==> inputs of v6 <==
==> flow/design.v <==
`timescale 1ns / 1ps
module pipelined(
    input  wire              clk,
    input  wire              rst,
    input  wire              in_valid,
    output wire              in_ready,
    input  wire signed [15:0] a,
    input  wire signed [15:0] b,
    input  wire signed [15:0] c,
    input  wire signed [15:0] d,
    input  wire signed [15:0] e,
    output reg               out_valid,
    input  wire              out_ready,
    output reg signed [31:0]  y
);
    wire s3_ready_in;
    wire s2_ready_in;
    wire s1_ready_in;
    assign s3_ready_in = (~out_valid) || (out_valid && out_ready);
    assign s2_ready_in = (~s2_valid)  || (s2_valid  && s3_ready_in);
    assign s1_ready_in = (~s1_valid)  || (s1_valid  && s2_ready_in);
    assign in_ready = s1_ready_in;
    wire in_send = in_valid && in_ready;
    reg signed [31:0] s1_p1;
    reg signed [31:0] s1_p2;
    reg signed [15:0] s1_e;
    reg               s1_valid;
    always @(posedge clk) begin
        if (rst) begin
            s1_valid <= 1'b0;
            s1_p1    <= 32'sd0;
            s1_p2    <= 32'sd0;
            s1_e     <= 16'sd0;
        end else if (s1_ready_in) begin
            s1_valid <= in_send;
            if (in_send) begin
                s1_p1 <= $signed(a) * $signed(b);
                s1_p2 <= $signed(c) * $signed(d);
                s1_e  <= e;
            end
        end
    end
    reg signed [31:0] s2_s;
    reg signed [15:0] s2_e;
    reg               s2_valid;
    always @(posedge clk) begin
        if (rst) begin
            s2_valid <= 1'b0;
            s2_s     <= 32'sd0;
            s2_e     <= 16'sd0;
        end else if (s2_ready_in) begin
            s2_valid <= s1_valid;
            if (s1_valid) begin
                s2_s <= s1_p1 + s1_p2;
                s2_e <= s1_e;
            end
        end
    end
    always @(posedge clk) begin
        if (rst) begin
            out_valid <= 1'b0;
            y         <= 32'sd0;
        end else if (s3_ready_in) begin
            out_valid <= s2_valid;
            if (s2_valid) begin
                y <= s2_s + $signed(s2_e);
            end
        end
    end
endmodule
==> flow/run.sh <==
#!/bin/bash
# the make line also repeats each setting of config.mk as NAME=value (left out here)
make -C /OpenROAD-flow-scripts/flow DESIGN_CONFIG=/design/flow/config.mk WORK_HOME=/design/flow/orfs CLKGATE_MAP_FILE= finish
==> flow/config.mk <==
export PLATFORM = sky130hd
export DESIGN_NAME = pipelined
export DESIGN_NICKNAME = pipelined
export VERILOG_FILES = /design/flow/design.v
export SDC_FILE = /design/flow/constraint.sdc
export NUM_CORES = 4
export LEC_CHECK = 0
export CAP_MARGIN = 5
export CORE_MARGIN = 2
export CORE_UTILIZATION = 72
export CTS_CLUSTER_SIZE = 32
export PLACE_DENSITY = 0.67
export SETUP_SLACK_MARGIN = -0.32
export SLEW_MARGIN = 20
==> flow/constraint.sdc <==
create_clock -name core_clock -period 6.35 [get_ports {clk}]
set_input_delay 1.2700 -clock core_clock [delete_from_list [all_inputs] [get_ports {clk}]]
set_output_delay 1.2700 -clock core_clock [all_outputs]
set_load 0.01 [all_outputs]
==> inputs of v21, as changes to v6 <==
--- a/flow/config.mk
+++ b/flow/config.mk
@@ -6,9 +6,9 @@
 export NUM_CORES = 4
 export LEC_CHECK = 0
-export CAP_MARGIN = 5
+export CAP_MARGIN = 20
 export CORE_MARGIN = 2
 export CORE_UTILIZATION = 72
-export CTS_CLUSTER_SIZE = 32
+export CTS_CLUSTER_SIZE = 59
 export PLACE_DENSITY = 0.67
-export SETUP_SLACK_MARGIN = -0.32
+export SETUP_SLACK_MARGIN = -0.1
 export SLEW_MARGIN = 20
==> flow/constraint.sdc (replaced) <==
create_clock -name core_clock -period 6.23 [get_ports {clk}]
set_input_delay 1.2460 -clock core_clock [delete_from_list [all_inputs] [get_ports {clk}]]
set_output_delay 1.2460 -clock core_clock [all_outputs]
set_load 0.01 [all_outputs]
==> inputs of v38, as changes to v6 <==
==> flow/config.mk (replaced) <==
export PLATFORM = sky130hd
export DESIGN_NAME = pipelined
export DESIGN_NICKNAME = pipelined
export VERILOG_FILES = /design/flow/design.v
export SDC_FILE = /design/flow/constraint.sdc
export NUM_CORES = 4
export LEC_CHECK = 0
export CAP_MARGIN = 20
export CORE_MARGIN = 2
export CORE_UTILIZATION = 65
export MAX_ROUTING_LAYER = met4
export SLEW_MARGIN = 20
==> flow/constraint.sdc (replaced) <==
create_clock -name core_clock -period 5.9 [get_ports {clk}]
set_input_delay 1.1800 -clock core_clock [delete_from_list [all_inputs] [get_ports {clk}]]
set_output_delay 1.1800 -clock core_clock [all_outputs]
set_load 0.01 [all_outputs]
==> notes <==
In count of clock-buffer cells in the layout, v6 and v38 do not differ.
Register-to-register slack: v6 is higher than v38 (620 ps).
In v38 the sequential share of layout area is lower than in v6, by 0.78 points.
In v38 the cell area is larger than in v6, by 8.6%.
v38 ran to the end with violations: setup timing. v6 finished but failed the layout checks on setup timing. v21 never finished: it broke off in 5_1_grt, error ODB-0269.

========
==> inputs of wip/zinc <==
RTL: the design.v shown in full above, as it stands there.
make LEC_CHECK=0 CAP_MARGIN=20 CORE_MARGIN=2 CORE_UTILIZATION=40 SLEW_MARGIN=20 finish   # period 8.0 ns
run.sh (not shown) runs the stock make flow with config.mk's settings and CLKGATE_MAP_FILE=.
==> wip/sierra (differences from wip/zinc) <==
Settings changed: ABC_AREA from default to 1, CTS_CLUSTER_DIAMETER from default to 383, CTS_CLUSTER_SIZE from default to 100, PLACE_DENSITY from default to 0.77, TNS_END_PERCENT from default to 10.
==> wip/amber (differences from wip/zinc) <==
Settings changed: CORE_UTILIZATION 40 to 72, CTS_CLUSTER_SIZE from default to 25, PLACE_DENSITY_LB_ADDON from default to 0.26, SETUP_SLACK_MARGIN from default to 0.91.
==> wip/lagoon (differences from wip/zinc) <==
Settings changed: CELL_PAD_IN_SITES_DETAIL_PLACEMENT from default to 2, CTS_CLUSTER_DIAMETER from default to 201, CTS_CLUSTER_SIZE from default to 32, GPL_ROUTABILITY_DRIVEN from default to 1, SLEW_MARGIN 20 to 25, TNS_END_PERCENT from default to 60.
==> impl_metrics.json <==
{
  "syn_avg_cell_area_um2": 8.68,
  "core-area_um2": 69900,
  "finalSetupViolCount": 0,
  "top_area_frac": 0.374,
  "final-clk-cell-share": 0.0203,
  "status": "complete, no violations"
}
Source of the figures above: wip/zinc

==> impl_metrics.json <==
{
  "setup_ws_ns": -0.801,
  "final-clk-cell-share": 0.0198,
  "finalSetupViolCount": 21,
  "status": "failed layout checks",
  "syn_avg_cell_area_um2": 8.68,
  "failed_checks": "negative setup slack"
}
Source of the figures above: wip/lagoon

==> impl_metrics.json <==
{
  "status": "complete, no violations",
  "tns_ns": 0,
  "rows": 72,
  "ys_sh_adder": 0.474,
  "core-area_um2": 38600,
  "syn_avg_cell_area_um2": 8.68
}
Source of the figures above: wip/amber

==> impl_metrics.json <==
{
  "top_area_frac": 0.329,
  "finalSetupViolCount": 0,
  "status": "complete, no violations",
  "syn_avg_cell_area_um2": 6.89
}
Source of the figures above: wip/sierra


========
==> inputs of run P <==
RTL: the design.v shown in full above, as it stands there.
export LEC_CHECK = 0
export CAP_MARGIN = 20
export CELL_PAD_IN_SITES_DETAIL_PLACEMENT = 2
export CORE_MARGIN = 2
export CORE_UTILIZATION = 40
export GPL_ROUTABILITY_DRIVEN = 0
export SLEW_MARGIN = 25
export TNS_END_PERCENT = 60
create_clock -name core_clock -period 8.0 [get_ports {clk}]
==> inputs of run D, as changes to run P <==
CELL_PAD_IN_SITES_DETAIL_PLACEMENT = unset   (was 2)
CORE_UTILIZATION = 27   (was 40)
GPL_ROUTABILITY_DRIVEN = unset   (was 0)
SLEW_MARGIN = 20   (was 25)
TNS_END_PERCENT = unset   (was 60)
==> flow/constraint.sdc (replaced) <==
create_clock -name core_clock -period 7.79 [get_ports {clk}]
set_input_delay 1.5580 -clock core_clock [delete_from_list [all_inputs] [get_ports {clk}]]
set_output_delay 1.5580 -clock core_clock [all_outputs]
set_load 0.01 [all_outputs]
==> summary of the runs <==
- Run P finished with setup timing left. Run D finished clean.
- Between run P and run D, the lower count of clock-buffer cells in the layout is in run D (gap 1).
- Between run D and run P, the lower register-to-register slack is in run P (gap 1300 ps).
- Of run P and run D, run P has the higher critical path depth (gap 1).
- Between run D and run P, the lower final area is in run P (gap 1.1%, measured against run P).
- In run D the wire length is lower than in run P, by about 55%.
- In sequential cell count, run D and run P do not differ.
- Between run D and run P, the lower core utilization is in run D (gap 15 points).
- In run D the worst hold slack is lower than in run P, by 19 ps.

========
==> inputs of run a <==
// pipelined: RTL as listed in full above, without the edits since
Settings: LEC_CHECK=0, ABC_AREA=1, CAP_MARGIN=20, CORE_ASPECT_RATIO=0.5, CORE_MARGIN=2, CORE_UTILIZATION=69, CTS_CLUSTER_DIAMETER=372, CTS_CLUSTER_SIZE=96, PLACE_DENSITY=0.38, SETUP_SLACK_MARGIN=1.39, SLEW_MARGIN=20, TNS_END_PERCENT=10; clock period 4.64 ns.
==> run b (differences from run a) <==
ABC_AREA = unset   (was 1)
CORE_ASPECT_RATIO = unset   (was 0.5)
CORE_UTILIZATION = 72   (was 69)
CTS_CLUSTER_DIAMETER = unset   (was 372)
CTS_CLUSTER_SIZE = unset   (was 96)
PLACE_DENSITY = 0.67   (was 0.38)
SETUP_SLACK_MARGIN = -0.32   (was 1.39)
TNS_END_PERCENT = unset   (was 10)
==> flow/constraint.sdc (replaced) <==
create_clock -name core_clock -period 5.9 [get_ports {clk}]
set_input_delay 1.1800 -clock core_clock [delete_from_list [all_inputs] [get_ports {clk}]]
set_output_delay 1.1800 -clock core_clock [all_outputs]
set_load 0.01 [all_outputs]
==> comparison <==
- Run b produced a layout that fails on setup timing. Run a stopped in global routing (5_1_grt).
- Against run a, the die area of run b is lower by about 15%.
- Against run b, the synthesized area of run a is larger by 13%.
- Of run b and run a, run a has the higher synthesized cell count (gap about 30%, measured against run a).
